## north
==> flow/design.v <==
`timescale 1ns / 1ps
module SelectionOfAvatar(
	input [1:0] mode,
	input [5:0] userID,
	input [1:0] candidate,  
	input CLK,
	input rst,  
	output reg [1:0] ballotBoxId,
	output reg [5:0] numberOfRegisteredVoters,
	output reg [5:0] numberOfVotesWinner,  
	output reg [1:0] WinnerId,
	output reg AlreadyRegistered,
	output reg AlreadyVoted,
	output reg NotRegistered,
	output reg VotingHasNotStarted,
	output reg RegistrationHasEnded
	);
    reg [5:0] registered [0:63];
    reg [5:0] voted [0:63];
    integer i, clock, registeredNum, votedNum;
    integer airV, fireV, waterV, earthV;
	always @(posedge CLK)
	begin
	if (rst) begin
        clock = 0;
		registeredNum = 0;
		votedNum = 0;
		airV = 0;
		fireV = 0;
		waterV = 0;
		earthV = 0;
		for(i=0; i<64; i = i+1) begin
            registered[i]=6'b000000;
            voted[i]=6'b000000;
        end
        ballotBoxId =0;
        numberOfRegisteredVoters=0;
        numberOfVotesWinner=0;
        WinnerId=0;
        AlreadyRegistered=0;
        AlreadyVoted=0;
        NotRegistered=0;
        VotingHasNotStarted=0;
        RegistrationHasEnded=0;
	end
	else begin
		clock=clock+1;
        ballotBoxId =0;
        numberOfRegisteredVoters=0;
        numberOfVotesWinner=0;
        WinnerId=0;
        AlreadyRegistered=0;
        AlreadyVoted=0;
        NotRegistered=0;
        VotingHasNotStarted=0;
        RegistrationHasEnded=0;
        if(clock<=100) begin
            ballotBoxId=userID[5:4];
            if(mode==1) begin
                VotingHasNotStarted=1;
            end
            if(mode==0) begin
                if(registered[userID]==0) begin
                    registered[userID]=1;
                    ballotBoxId=userID[5:4];
                    registeredNum=registeredNum+1;
                end
                else begin 
                    AlreadyRegistered=1;
                    ballotBoxId=userID[5:4];
                end
            end
            numberOfRegisteredVoters=registeredNum;
        end
        else if(clock<=200) begin
            ballotBoxId=userID[5:4];
            numberOfRegisteredVoters=registeredNum;
            if(mode==0) begin
                RegistrationHasEnded=1;
            end
            if(mode==1) begin
                if(registered[userID]==1) begin
                    if(voted[userID]==0)begin
                        voted[userID]=1;
                        if(candidate==0)begin
                            airV=airV+1;
                        end
                        if(candidate==1)begin
                            fireV=fireV+1;
                        end
                        if(candidate==2)begin
                            waterV=waterV+1;
                        end
                        if(candidate==3)begin
                            earthV=earthV+1;
                        end
                    end 
                    else begin
                        AlreadyVoted=1;
                    end   
                end
                else begin
                    NotRegistered=1;
                end
            end    
        end
        else if(clock>200) begin
            numberOfRegisteredVoters=registeredNum;
            numberOfVotesWinner=airV;
            WinnerId=2'b0;
            if (fireV > numberOfVotesWinner) begin
				numberOfVotesWinner = fireV;
				WinnerId = 2'b01;
			end
			if (waterV > numberOfVotesWinner) begin
				numberOfVotesWinner = waterV;
				WinnerId = 2'b10;
			end
			if (earthV> numberOfVotesWinner) begin
				numberOfVotesWinner = earthV;
				WinnerId = 2'b11;
			end
        end
	end
	end
endmodule
clock: 6.0 ns
lec_check: 0
abc_area: 1
cap_margin: 20
core_aspect_ratio: 0.83
core_margin: 8
core_utilization: 40
cts_cluster_size: 24
min_routing_layer: met1
place_density_lb_addon: 0.15
setup_slack_margin: -0.12
slew_margin: 20
run.sh (not shown) runs the stock make flow with config.mk's settings and CLKGATE_MAP_FILE=.
Both conditions hold for north: the flow ran to the end and the final layout passed the timing, DRC and antenna checks.
[inputs] south vs north
==> flow/config.mk <==
export PLATFORM = sky130hd
export DESIGN_NAME = SelectionOfAvatar
export DESIGN_NICKNAME = SelectionOfAvatar
export VERILOG_FILES = /design/flow/design.v
export SDC_FILE = /design/flow/constraint.sdc
export NUM_CORES = 4
export LEC_CHECK = 0
export ABC_AREA = 1
export CAP_MARGIN = 20
export CORE_MARGIN = 2
export CORE_UTILIZATION = 66
export SLEW_MARGIN = 20
==> flow/constraint.sdc <==
create_clock -name core_clock -period 4.74 [get_ports {CLK}]
set_input_delay 0.9480 -clock core_clock [delete_from_list [all_inputs] [get_ports {CLK}]]
set_output_delay 0.9480 -clock core_clock [all_outputs]
set_load 0.01 [all_outputs]
## What came out
- south closes out successfully: all stages finished, all timing, DRC and antenna checks passed.
- Comparing the two runs side by side, south comes out ahead of north on area of the core region.
- The higher clock insertion delay at the later pin of the skew report came out of north.
- In south, the maximum achievable frequency came out 17% above the value in north.
- The share of final layout cell area taken by non-clock buffers in south sits 0.85 points above the value recorded for north.
- Summary — cell area after layout, south relative to north: lower, by about 0.6%.
- In the reports for north and south, the larger number of core rows belongs to north.
- From north to south the numbers moved as follows: count of non-CTS buffers in the layout moved up; count of clock-net buffers in the final layout shows a reduction of 6.0%.
- Lower wire length on met3 goes to north over south.
- Compared with north, south is the more power-hungry design.
Input-level comparison between east and south:
-- flow/config.mk --
<<< south, line 6
export NUM_CORES = 4
export LEC_CHECK = 0
export ABC_AREA = 1
export CAP_MARGIN = 20
export CORE_MARGIN = 2
export CORE_UTILIZATION = 66
export SLEW_MARGIN = 20
>>> east, line 6
export NUM_CORES = 4
export LEC_CHECK = 0
export CAP_MARGIN = 20
export CORE_MARGIN = 2
export CORE_UTILIZATION = 61
export SETUP_SLACK_MARGIN = 0.04
export SLEW_MARGIN = 20
==> flow/constraint.sdc <==
create_clock -name core_clock -period 3.17 [get_ports {CLK}]
set_input_delay 0.6340 -clock core_clock [delete_from_list [all_inputs] [get_ports {CLK}]]
set_output_delay 0.6340 -clock core_clock [all_outputs]
set_load 0.01 [all_outputs]
--- outcome ---
east against south; count of instantiated cells in the yosys netlist is down by more than a quarter. Cmp south and east / share of synthesized cell area in and, or, nand and nor gates / lower: east. Setup slack after placement down 1390 ps in east wrt south. Of east and south, it is east that has the lower yosys stat chip area. Diff south..east | count of buffers inserted at the top-level ports | unchanged. Between south and east, the flow reports mean cell area of the mapped netlist increasing by more than a quarter. east | ERROR | global routing. east reports a higher floorplan die area than south does. Of south and east, the higher cell area after placement belongs to east. Cmp east vs south: count of cell types in the netlist higher in east. Taking south as the reference point, the share of the core filled by cells before placement of east falls by 5.2 points.
Edits applied to the flow inputs when going from east to west:
-- flow/config.mk --
<<< east, line 7
export LEC_CHECK = 0
export CAP_MARGIN = 20
export CORE_MARGIN = 2
export CORE_UTILIZATION = 61
export SETUP_SLACK_MARGIN = 0.04
export SLEW_MARGIN = 20
>>> west, line 7
export LEC_CHECK = 0
export CAP_MARGIN = 20
export CORE_ASPECT_RATIO = 0.83
export CORE_MARGIN = 2
export CORE_UTILIZATION = 40
export MIN_ROUTING_LAYER = met2
export PLACE_DENSITY_LB_ADDON = 0.15
export SLEW_MARGIN = 20
==> flow/constraint.sdc <==
create_clock -name core_clock -period 6.0 [get_ports {CLK}]
set_input_delay 1.2000 -clock core_clock [delete_from_list [all_inputs] [get_ports {CLK}]]
set_output_delay 1.2000 -clock core_clock [all_outputs]
set_load 0.01 [all_outputs]
[summary]
Looking at the reports, west completed the entire flow and the layout it produced met the timing, DRC and antenna checks. Against east, west reports a placed cell area that is lower. From west to east, total cells reported by yosys after synthesis did not move at all. west vs east — horizontal die dimension climbed by more than a quarter. Where sum of net half-perimeters after detailed placement is concerned, east is outperformed by west. The initial core utilization of west falls short of that of east by 21 points. west vs. east: number of gates given a new drive strength after cts has decreased, global placer's final weighted congestion has increased, die size has increased.
--- input diff west..middle ---
==> flow/config.mk <==
export PLATFORM = sky130hd
export DESIGN_NAME = SelectionOfAvatar
export DESIGN_NICKNAME = SelectionOfAvatar
export VERILOG_FILES = /design/flow/design.v
export SDC_FILE = /design/flow/constraint.sdc
export NUM_CORES = 4
export LEC_CHECK = 0
export CAP_MARGIN = 20
export CORE_MARGIN = 2
export CORE_UTILIZATION = 65
export CTS_CLUSTER_SIZE = 43
export SETUP_SLACK_MARGIN = -0.29
export SLEW_MARGIN = 20
==> flow/constraint.sdc <==
create_clock -name core_clock -period 4.7 [get_ports {CLK}]
set_input_delay 0.9400 -clock core_clock [delete_from_list [all_inputs] [get_ports {CLK}]]
set_output_delay 0.9400 -clock core_clock [all_outputs]
set_load 0.01 [all_outputs]
### Flow results
Of the two values seen for cell with the biggest individual delay on the critical path, clkdlybuf4s50_1 was produced by west and dfxtp_1 by middle. Number of antenna repair diodes was lower in the run labelled west. Taking west as the reference, in middle total length of routed wires has decreased, detailed-routing wirelength on met1 has increased, total power consumption of the routed design has increased. Largest incremental delay on the critical path, west and middle: lower on middle. The layout from middle, despite a flow that completed every stage, fails the layout checks, with the failing checks listed as setup timing.
Power is estimated from default activity; no workload was simulated.
